==> run a <==
==> flow/design.v (excerpt) <==
module systolic_array #(
  parameter integer ARRAY_N               = 4,
  parameter integer ARRAY_M               = 2,
  parameter integer PMAX                  = 8,
  parameter integer PMIN                  = 2,
  parameter integer ACT_WIDTH             = ARRAY_N * PMAX * (PMAX/PMIN),
  parameter integer WGT_WIDTH             = ARRAY_M * ARRAY_N * PMAX * (PMAX/PMIN),
  parameter integer ACCUMULATOR_WIDTH     = 4 * PMAX,
  parameter integer OUT_WIDTH             = ARRAY_M * ACCUMULATOR_WIDTH,
  parameter integer MODE_WIDTH            = $clog2(PMAX/PMIN) * 2
) (
  input  wire                               clk,
  input  wire                               reset,
  input  wire                               out_valid,
  input  wire                               acc_clear,
  input  wire        [ ACT_WIDTH  -1 : 0 ]  activation_in,
  input  wire        [ WGT_WIDTH  -1 : 0 ]  weight_in,
  input  wire        [ MODE_WIDTH -1 : 0 ]  mode,
  output wire        [ OUT_WIDTH  -1 : 0 ]  activation_out,
  output wire                               activation_valid
);
export LEC_CHECK = 0
export CAP_MARGIN = 20
export CORE_MARGIN = 2
export CORE_UTILIZATION = 66
export CTS_CLUSTER_SIZE = 35
export SETUP_SLACK_MARGIN = 1.05
export SLEW_MARGIN = 20
create_clock -name core_clock -period 10.6 [get_ports {clk}]
run.sh (not shown) runs the stock make flow with config.mk's settings and CLKGATE_MAP_FILE=.
==> inputs of run b, as changes to run a <==
- CELL_PAD_IN_SITES_GLOBAL_PLACEMENT: default -> 2
- CORE_ASPECT_RATIO: default -> 1.18
- CORE_MARGIN: 2 -> 10
- CORE_UTILIZATION: 66 -> 63
- CTS_CLUSTER_SIZE: 35 -> 79
- GPL_ROUTABILITY_DRIVEN: default -> 0
- MAX_ROUTING_LAYER: default -> met4
- PLACE_DENSITY_LB_ADDON: default -> 0.1
- SETUP_SLACK_MARGIN: 1.05 -> 2.53
- SLEW_MARGIN: 20 -> 25
- TNS_END_PERCENT: default -> 35
==> flow/constraint.sdc (replaced) <==
create_clock -name core_clock -period 19.1 [get_ports {clk}]
set_input_delay 3.8200 -clock core_clock [delete_from_list [all_inputs] [get_ports {clk}]]
set_output_delay 3.8200 -clock core_clock [all_outputs]
set_load 0.01 [all_outputs]
==> inputs of run c, as changes to run a <==
- CTS_CLUSTER_SIZE: 35 -> 51
==> flow_metrics.py <==
# Generated from Yosys and OpenROAD reports
metrics = {
    "floorplanning": {
        "core_area_sq_um": 129000,
        "die_width_um": 353,
        "floorplan.initialDensity_pct": 63.7,
        "placement_rows": 143,
        "die_ar_sq_um": 145000,
        "chipHeight_um": 412,
    },
    "synthesis": {
        "ys_dominant_reg_cell": "sky130_fd_sc_hd__dfrtp_1",
        "post_synth_inst_count": 9743,
        "yosys_warnings": 8,
    },
    "run_status": {
        "first-error": "[ERROR FLW-0024] Place density exceeds 1.0 (current PLACE_DENSITY_LB_ADDON =  0.1). Please check if the value of  PLACE_DENSITY_LB_ADDON is between 0 and 0.99.",
        "outcome": "did not finish",
        "flow.stopped_at": "3_1_place_gp_skip_io",
    },
}
-- figures above: run b

==> flow_metrics.py <==
# Generated from Yosys and OpenROAD reports
metrics = {
    "synthesis": {
        "ys_dominant_reg_cell": "sky130_fd_sc_hd__dfrtp_1",
        "post_synth_inst_count": 9743,
        "yosys_warnings": 8,
    },
    "floorplanning": {
        "placement_rows": 129,
        "die_ar_sq_um": 127000,
        "core_area_sq_um": 124000,
        "floorplan.initialDensity_pct": 66.5,
        "die_width_um": 357,
        "chipHeight_um": 357,
    },
    "run_status": {
        "outcome": "did not finish",
        "flow.stopped_at": "5_1_grt",
    },
}
-- figures above: run c

==> flow_metrics.py <==
# Generated from Yosys and OpenROAD reports
metrics = {
    "run_status": {
        "outcome": "did not finish",
        "flow.stopped_at": "5_1_grt",
    },
    "floorplanning": {
        "placement_rows": 129,
        "floorplan.initialDensity_pct": 66.5,
        "core_area_sq_um": 124000,
        "die_width_um": 357,
    },
    "clock_network": {
        "max-clock-path-buffers": 3,
    },
    "synthesis": {
        "post_synth_inst_count": 9743,
        "ys_dominant_reg_cell": "sky130_fd_sc_hd__dfrtp_1",
        "yosys_warnings": 8,
        "ys_top_cells_by_count": "1892 x sky130_fd_sc_hd__inv_1, 1155 x sky130_fd_sc_hd__fa_1, 1062 x sky130_fd_sc_hd__nand2_1, 1047 x sky130_fd_sc_hd__ha_1, 686 x sky130_fd_sc_hd__a21oi_1",
        "biggest_area_cells": "sky130_fd_sc_hd__fa_1 28%, sky130_fd_sc_hd__ha_1 16%, sky130_fd_sc_hd__dfrtp_1 10%",
    },
    "placed_design": {
        "preCtsSetupSlack_ns": -1.11,
    },
}
-- figures above: run a


---

==> build 86: inputs <==
Starting RTL as in the previous note.
clock: 9.73 ns
lec_check: 0
cap_margin: 0
core_margin: 2
core_utilization: 70
cts_cluster_size: 33
slew_margin: 20
==> build 17: changes against build 86 <==
Settings changed: CAP_MARGIN 0 to 20, CORE_UTILIZATION 70 to 27, CTS_CLUSTER_SIZE 33 to default.
==> flow/constraint.sdc (replaced) <==
create_clock -name core_clock -period 10.9 [get_ports {clk}]
set_input_delay 2.1800 -clock core_clock [delete_from_list [all_inputs] [get_ports {clk}]]
set_output_delay 2.1800 -clock core_clock [all_outputs]
set_load 0.01 [all_outputs]
==> trial 58: changes against build 86 <==
Settings changed: CAP_MARGIN 0 to 20, CORE_ASPECT_RATIO from default to 0.64, CORE_UTILIZATION 70 to 60, CTS_CLUSTER_SIZE 33 to 61, MAX_ROUTING_LAYER from default to met4, PLACE_DENSITY_LB_ADDON from default to 0.02, SETUP_SLACK_MARGIN from default to 0.42, SLEW_MARGIN 20 to 35, TNS_END_PERCENT from default to 5.
==> flow/constraint.sdc (replaced) <==
create_clock -name core_clock -period 6.04 [get_ports {clk}]
set_input_delay 1.2080 -clock core_clock [delete_from_list [all_inputs] [get_ports {clk}]]
set_output_delay 1.2080 -clock core_clock [all_outputs]
set_load 0.01 [all_outputs]
==> trial 48: changes against build 86 <==
Settings changed: ABC_AREA from default to 1, CAP_MARGIN 0 to 20, CORE_UTILIZATION 70 to 72, CTS_CLUSTER_SIZE 33 to default, PLACE_DENSITY from default to 0.38, SETUP_SLACK_MARGIN from default to 0.89, TNS_END_PERCENT from default to 5.
==> flow/constraint.sdc (replaced) <==
create_clock -name core_clock -period 4.82 [get_ports {clk}]
set_input_delay 0.9640 -clock core_clock [delete_from_list [all_inputs] [get_ports {clk}]]
set_output_delay 0.9640 -clock core_clock [all_outputs]
set_load 0.01 [all_outputs]
==> CHANGELOG.md <==
### Metrics

* Status: did not finish
* Last stage: clock tree synthesis
* Tool Error: [ERROR DPL-0033] detailed placement checks failed during check placement.
* Synth top area share at between 20% and 30%
* MUX area fraction at 0.1053%
* Post-Syn Area at around 0.086 sq mm
* Placed Area at between 0.1 and 0.15 sq mm
* Yosys cell count at approximately 11000
* Synth Net Count at about 14000
* Largest cells by area after synthesis: fa_1, ha_1, inv_1
* Top cells by count, synth: inv_1, nand2_1, fa_1
* Placer Congestion at 1.116
* Adder share at around 42%
* YS chip area at approximately 0.086 sq mm
Source of the figures above: trial 48

==> CHANGELOG.md <==
### Implementation results

* YS chip area at about 0.082 sq mm
* Status: timing/DRC/antenna clean
* Synth top area share at roughly 28%
* Top cells by count, synth: inv_1, fa_1, nand2_1
* MUX area fraction at about 1.4%
* Adder share at between 40% and 50%
* Post-Syn Area at ~0.082 sq mm
* Placed Area at a little over 0.1 sq mm
Source of the figures above: build 17

==> CHANGELOG.md <==
### Metrics

* Status: did not finish
* Last stage: global routing
* Tool Error: [ERROR GRT-0232] Routing congestion too high. Check the congestion heatmap in the GUI.
* Adder share at around 44%
* Synth top area share at 28.12%
* Largest cells by area after synthesis: fa_1, ha_1, dfrtp_1
* Top cells by count, synth: inv_1, fa_1, nand2_1
* Placer Congestion at approximately 1.1
* Synth Net Count at 12340
Source of the figures above: build 86

==> CHANGELOG.md <==
### Implementation results

* YS chip area at roughly 0.082 sq mm
* Synth top area share at ~28%
* Final setup fails at between 100 and 150
* Largest cells by area after synthesis: fa_1, ha_1, dfrtp_1
* MUX area fraction at 1.392%
* Final WS setup at -3.305 ns
* Failed layout checks: negative setup slack
* Post-Syn Area at around 0.08 sq mm
* Antenna diodes at 9
* Critical path type: in -> reg
* Top cells by count, synth: inv_1, fa_1, nand2_1
* Placer Congestion at 1.033
* Synth Net Count at between 10000 and 15000
* Status: failed layout checks
* Placed Area at ~0.11 sq mm
Source of the figures above: trial 58


---

==> v23 <==
systolic_array again, from the RTL that the note above started with.
make LEC_CHECK=0 CAP_MARGIN=20 CORE_MARGIN=2 CORE_UTILIZATION=71 CTS_CLUSTER_SIZE=100 SLEW_MARGIN=20 finish   # period 10.0 ns
==> v34 (differences from v23) <==
Settings changed: CORE_UTILIZATION 71 to 58, CTS_CLUSTER_SIZE 100 to default, SETUP_SLACK_MARGIN from default to 2.0.
==> flow/constraint.sdc (replaced) <==
create_clock -name core_clock -period 7.98 [get_ports {clk}]
set_input_delay 1.5960 -clock core_clock [delete_from_list [all_inputs] [get_ports {clk}]]
set_output_delay 1.5960 -clock core_clock [all_outputs]
set_load 0.01 [all_outputs]
==> comparison <==
Synthesized cell count is the same in v23 and v34. In v34 the die area is higher than in v23, by about 22%. Area after synthesis is the same in v23 and v34. v34 produced a layout that fails on setup timing. v23 never finished: it broke off in global routing on GRT-0232.
==> figures <==
item	v23	v34
Core utilization at floorplan	0.717	0.583
Cell count listed in synth_stat.txt	9743	9743
Buffers inserted by post-CTS timing repair	55	90
Core outline area	115000 um^2	141000 um^2
Cts bufs inserted	47	51
Post-CTS sizing	316	607
Placement-stage cell area	103000 um^2	107000 um^2
Yosys top cell by instances	sky130_fd_sc_hd__inv_1	sky130_fd_sc_hd__inv_1
Chip area	119000 um^2	145000 um^2
Pre-CTS setup slack	-1.48 ns	-2.87 ns
Sink Count	335	335
Detailed placement HPWL	261000 um	253000 um
Gate Count Post-Synth	9743	9743
Synthesized-area fraction occupied by ao, oa, aoi and oai cells	0.109	0.109
Number of placed instances, taps included	13274	14097
Num rows	124	138
Final RePlAce weighted congestion	1.10	1.00
Width of the chip	344 um	381 um
Chip height	344 um	381 um
Status	stopped before the end	complete, but fails checks
Stage where the flow stopped	global routing	-
Reasons for failing layout checks	-	setup timing
